==> flow/design.v <==
module joinC #(parameter N = 5)(
	input [N - 1 : 0] valid_in,
	output reg  [N - 1 : 0] ready_in,
	output valid_out,
	input ready_out
);
	assign valid_out = &valid_in; 
	reg[N - 1 : 0] singleValid;
	integer i, j;
	always @(*)begin
		for(i = 0; i < N; i = i + 1)begin
			singleValid[i] = 1;
			for(j = 0; j < N; j = j + 1)
				if(i != j)
					singleValid[i] = singleValid[i] & valid_in[j];
		end
		for(i = 0; i < N; i = i + 1)begin
			ready_in[i] = singleValid[i] & ready_out;
		end
	end
endmodule
module OEHB #(parameter INPUTS = 1,
		parameter OUTPUTS = 1,
		parameter DATA_IN_SIZE = 32,
		parameter DATA_OUT_SIZE = 32)
	(
		input clk,
		input rst,
		input [INPUTS * (DATA_IN_SIZE)- 1 : 0]data_in_bus,
		input [INPUTS - 1 : 0]valid_in_bus,
		output [INPUTS - 1 : 0] ready_in_bus,
		output [OUTPUTS * (DATA_OUT_SIZE) - 1 : 0]data_out_bus,
		output reg [OUTPUTS - 1 : 0]valid_out_bus,
		input 	[OUTPUTS - 1 : 0] ready_out_bus
);
	wire reg_en;
	reg [DATA_IN_SIZE - 1 : 0] data_reg;
	always@(posedge clk, posedge rst)
		if(rst)
			valid_out_bus[0] <= 0;
		else
			valid_out_bus[0] <= valid_in_bus[0] | ~ready_in_bus[0];
	always@(posedge clk, posedge rst)
		if(rst)
			data_reg <= 0;
		else if(reg_en)
			data_reg <= data_in_bus[0 * DATA_IN_SIZE +: DATA_IN_SIZE];
	assign data_out_bus[0 * DATA_OUT_SIZE +: DATA_OUT_SIZE] = data_reg;
	assign ready_in_bus[0] = ~valid_out_bus[0] | ready_out_bus[0];
	assign reg_en = ready_in_bus[0] & valid_in_bus[0];
endmodule
module delay_buffer #(parameter SIZE = 32) (
	input clk, rst,
	input valid_in, ready_in,
	output valid_out
);
	reg [SIZE - 1 : 0] shift_reg;
	always @(posedge clk)begin
		if(ready_in | rst)
			shift_reg[0] <= valid_in;
	end
	always @(posedge clk)begin
		if(rst)
			shift_reg[SIZE - 1 : 1] <= 0;
		else if(ready_in)
			shift_reg[SIZE - 1 : 1] <= shift_reg[SIZE - 2 : 0];
	end
	assign valid_out = shift_reg[SIZE - 1];
endmodule
module mul_4_stage (
	input clk, ce,
	input[31 : 0] a,
	input [31 : 0] b,
	output [31 : 0] p
);
	reg [31 : 0] a_reg, b_reg, q0, q1, q2;
	wire [63 : 0] mul_wire;
	assign mul_wire = a_reg * b_reg;
	wire [31 : 0] mul;
	assign mul = mul_wire[31 : 0];
	always @(posedge clk)
		if(ce)begin
			a_reg <= a;
			b_reg <= b;
			q0 <= mul;
			q1 <= q0;
			q2 <= q1;
		end
	assign p = q2;
endmodule
module mul_op #(parameter INPUTS = 2,
		parameter OUTPUTS = 1,
		parameter DATA_IN_SIZE = 32,
		parameter DATA_OUT_SIZE = 32)
		(
		input clk,
		input rst,
		input [INPUTS * (DATA_IN_SIZE)- 1 : 0]data_in_bus,
		input [INPUTS - 1 : 0]valid_in_bus,
		output [INPUTS - 1 : 0] ready_in_bus,
		output [OUTPUTS * (DATA_OUT_SIZE) - 1 : 0]data_out_bus,
		output [OUTPUTS - 1 : 0]valid_out_bus,
		input 	[OUTPUTS - 1 : 0] ready_out_bus
);
	localparam LATENCY = 4;
	wire [2 * DATA_OUT_SIZE - 1 : 0] temp_result;
	wire join_valid;
	wire buff_valid, oehb_valid, oehb_ready;
	wire oehb_dataOut, oehb_datain;
	joinC #(.N(INPUTS)) add_fork(.valid_in(valid_in_bus), .ready_in(ready_in_bus), .valid_out(join_valid), .ready_out(oehb_ready));
	mul_4_stage multiply_unit (.clk(clk), .ce(oehb_ready), .a(data_in_bus[0 * DATA_IN_SIZE +: DATA_IN_SIZE]), .b(data_in_bus[1 * DATA_IN_SIZE +: DATA_IN_SIZE]), .p(data_out_bus[0 * DATA_OUT_SIZE +: DATA_OUT_SIZE]));
	delay_buffer #(.SIZE(LATENCY - 1))delay_buff(.clk(clk), .rst(rst), .valid_in(join_valid), .ready_in(oehb_ready), .valid_out(buff_valid));
	OEHB #(.INPUTS(1), .OUTPUTS(1), .DATA_IN_SIZE(1), .DATA_OUT_SIZE(1)) oehb_buffer (.clk(clk), .rst(rst),
										 .data_in_bus(1'b0), .valid_in_bus(buff_valid), .ready_in_bus(oehb_ready),
										 .data_out_bus(oehb_dataOut), .valid_out_bus(valid_out_bus[0]), .ready_out_bus(ready_out_bus[0]));
endmodule
Settings: LEC_CHECK=0, CAP_MARGIN=20, CORE_MARGIN=2, CORE_UTILIZATION=72, CTS_CLUSTER_SIZE=58, PLACE_DENSITY_LB_ADDON=0.26, SETUP_SLACK_MARGIN=-0.44, SLEW_MARGIN=20; clock period 6.06 ns.
run.sh (not shown) runs the stock make flow with config.mk's settings and CLKGATE_MAP_FILE=.
The first run finished but failed the layout checks on negative setup slack.
Edit:
--- a/flow/config.mk
+++ b/flow/config.mk
@@ -9,6 +9,3 @@
 export CORE_MARGIN = 2
-export CORE_UTILIZATION = 72
-export CTS_CLUSTER_SIZE = 58
-export PLACE_DENSITY_LB_ADDON = 0.26
-export SETUP_SLACK_MARGIN = -0.44
+export CORE_UTILIZATION = 57
 export SLEW_MARGIN = 20
==> flow/constraint.sdc (replaced) <==
create_clock -name core_clock -period 7.52 [get_ports {clk}]
set_input_delay 1.5040 -clock core_clock [delete_from_list [all_inputs] [get_ports {clk}]]
set_output_delay 1.5040 -clock core_clock [all_outputs]
set_load 0.01 [all_outputs]
Result: The new run went through all stages and came out clean; hold slack barely changes; core utilization fell by 24 points; clock skew rose by 0.0054 ns; synthesized cell count stays the same; non-clock buffer count fell by 199; sequential cell count is unchanged; cell area fell by 8.3%.
Edit:
--- a/flow/config.mk
+++ b/flow/config.mk
@@ -9,3 +9,5 @@
 export CORE_MARGIN = 2
-export CORE_UTILIZATION = 57
+export CORE_UTILIZATION = 72
+export PLACE_DENSITY_LB_ADDON = 0.26
+export SETUP_SLACK_MARGIN = 0.13
 export SLEW_MARGIN = 20
==> flow/constraint.sdc (replaced) <==
create_clock -name core_clock -period 7.14 [get_ports {clk}]
set_input_delay 1.4280 -clock core_clock [delete_from_list [all_inputs] [get_ports {clk}]]
set_output_delay 1.4280 -clock core_clock [all_outputs]
set_load 0.01 [all_outputs]
Fmax rose by about 2.5%.
Worst setup slack is worse by 0.21 ns.
Sequential share of layout area fell by 0.40 points.
Final area rose by 1.9%.
Hold slack is better by 0.0064 ns.
Synthesized area stays the same.
Edit:
--- a/flow/config.mk
+++ b/flow/config.mk
@@ -7,2 +7,3 @@
 export LEC_CHECK = 0
+export ABC_AREA = 1
 export CAP_MARGIN = 20
@@ -10,3 +11,4 @@
 export CORE_UTILIZATION = 72
-export PLACE_DENSITY_LB_ADDON = 0.26
+export CTS_CLUSTER_DIAMETER = 227
+export CTS_CLUSTER_SIZE = 100
 export SETUP_SLACK_MARGIN = 0.13
==> flow/constraint.sdc (replaced) <==
create_clock -name core_clock -period 3.52 [get_ports {clk}]
set_input_delay 0.7040 -clock core_clock [delete_from_list [all_inputs] [get_ports {clk}]]
set_output_delay 0.7040 -clock core_clock [all_outputs]
set_load 0.01 [all_outputs]
With this change the flow never finished: it broke off in global routing. Synthesized area goes up by 5.4%. Synthesized cell count rises by 34%. Die size rises by 5.3%.
Edit:
==> flow/config.mk (replaced) <==
export PLATFORM = sky130hd
export DESIGN_NAME = mul_op
export DESIGN_NICKNAME = mul_op
export VERILOG_FILES = /design/flow/design.v
export SDC_FILE = /design/flow/constraint.sdc
export NUM_CORES = 4
export LEC_CHECK = 0
export CAP_MARGIN = 5
export CORE_MARGIN = 2
export CORE_UTILIZATION = 72
export SLEW_MARGIN = 20
==> flow/constraint.sdc (replaced) <==
create_clock -name core_clock -period 6.23 [get_ports {clk}]
set_input_delay 1.2460 -clock core_clock [delete_from_list [all_inputs] [get_ports {clk}]]
set_output_delay 1.2460 -clock core_clock [all_outputs]
set_load 0.01 [all_outputs]
=>
- This time the run finished with negative setup slack left
- die area falls by 5.0%
- area after synthesis fell by 5.1%
- synthesized cell count decreases by 25%
Edit:
--- a/flow/config.mk
+++ b/flow/config.mk
@@ -7,5 +7,5 @@
 export LEC_CHECK = 0
-export CAP_MARGIN = 5
+export CAP_MARGIN = 20
 export CORE_MARGIN = 2
-export CORE_UTILIZATION = 72
+export CORE_UTILIZATION = 70
 export SLEW_MARGIN = 20
==> flow/constraint.sdc (replaced) <==
create_clock -name core_clock -period 6.49 [get_ports {clk}]
set_input_delay 1.2980 -clock core_clock [delete_from_list [all_inputs] [get_ports {clk}]]
set_output_delay 1.2980 -clock core_clock [all_outputs]
set_load 0.01 [all_outputs]
After rerunning: The changed run finished with negative setup slack left; core utilization drops by 2.8 points; fmax climbs by a few percent; non-clock buffer count drops by 15; die area climbs by a few percent; routed wire length drops by a few percent; first-iteration DRC count drops by a quarter to a third.

Starts from the design.v that is shown in full above.
make LEC_CHECK=0 CAP_MARGIN=20 CORE_MARGIN=2 CORE_UTILIZATION=40 SLEW_MARGIN=20 finish   # period 8.0 ns
Change:
CAP_MARGIN = 35   (was 20)
CORE_UTILIZATION = 72   (was 40)
CTS_CLUSTER_DIAMETER = 307   (was unset)
CTS_CLUSTER_SIZE = 97   (was unset)
PLACE_DENSITY = 0.35   (was unset)
- The new run ran to the end with no violations
- global-route usage climbs by 15 points
- cell area falls by 1.2%
- via count grows by 5.3%
- cell count fell by 11%
- maximum frequency drops by 0.80%
- utilization rises by 35 points
- synthesized cell count does not change
- die size decreases by 44%
Change:
CORE_UTILIZATION = 40   (was 72)
CTS_CLUSTER_SIZE = 100   (was 97)
PLACE_DENSITY = 0.77   (was 0.35)
TNS_END_PERCENT = 5   (was unset)
=>
- The changed run finished with timing, DRC and antenna clean
- register-to-register slack gains 120 ps
- clock skew shrinks by 5.7 ps
- final cell count grows by 13%
- global-route usage shrinks by 15 points
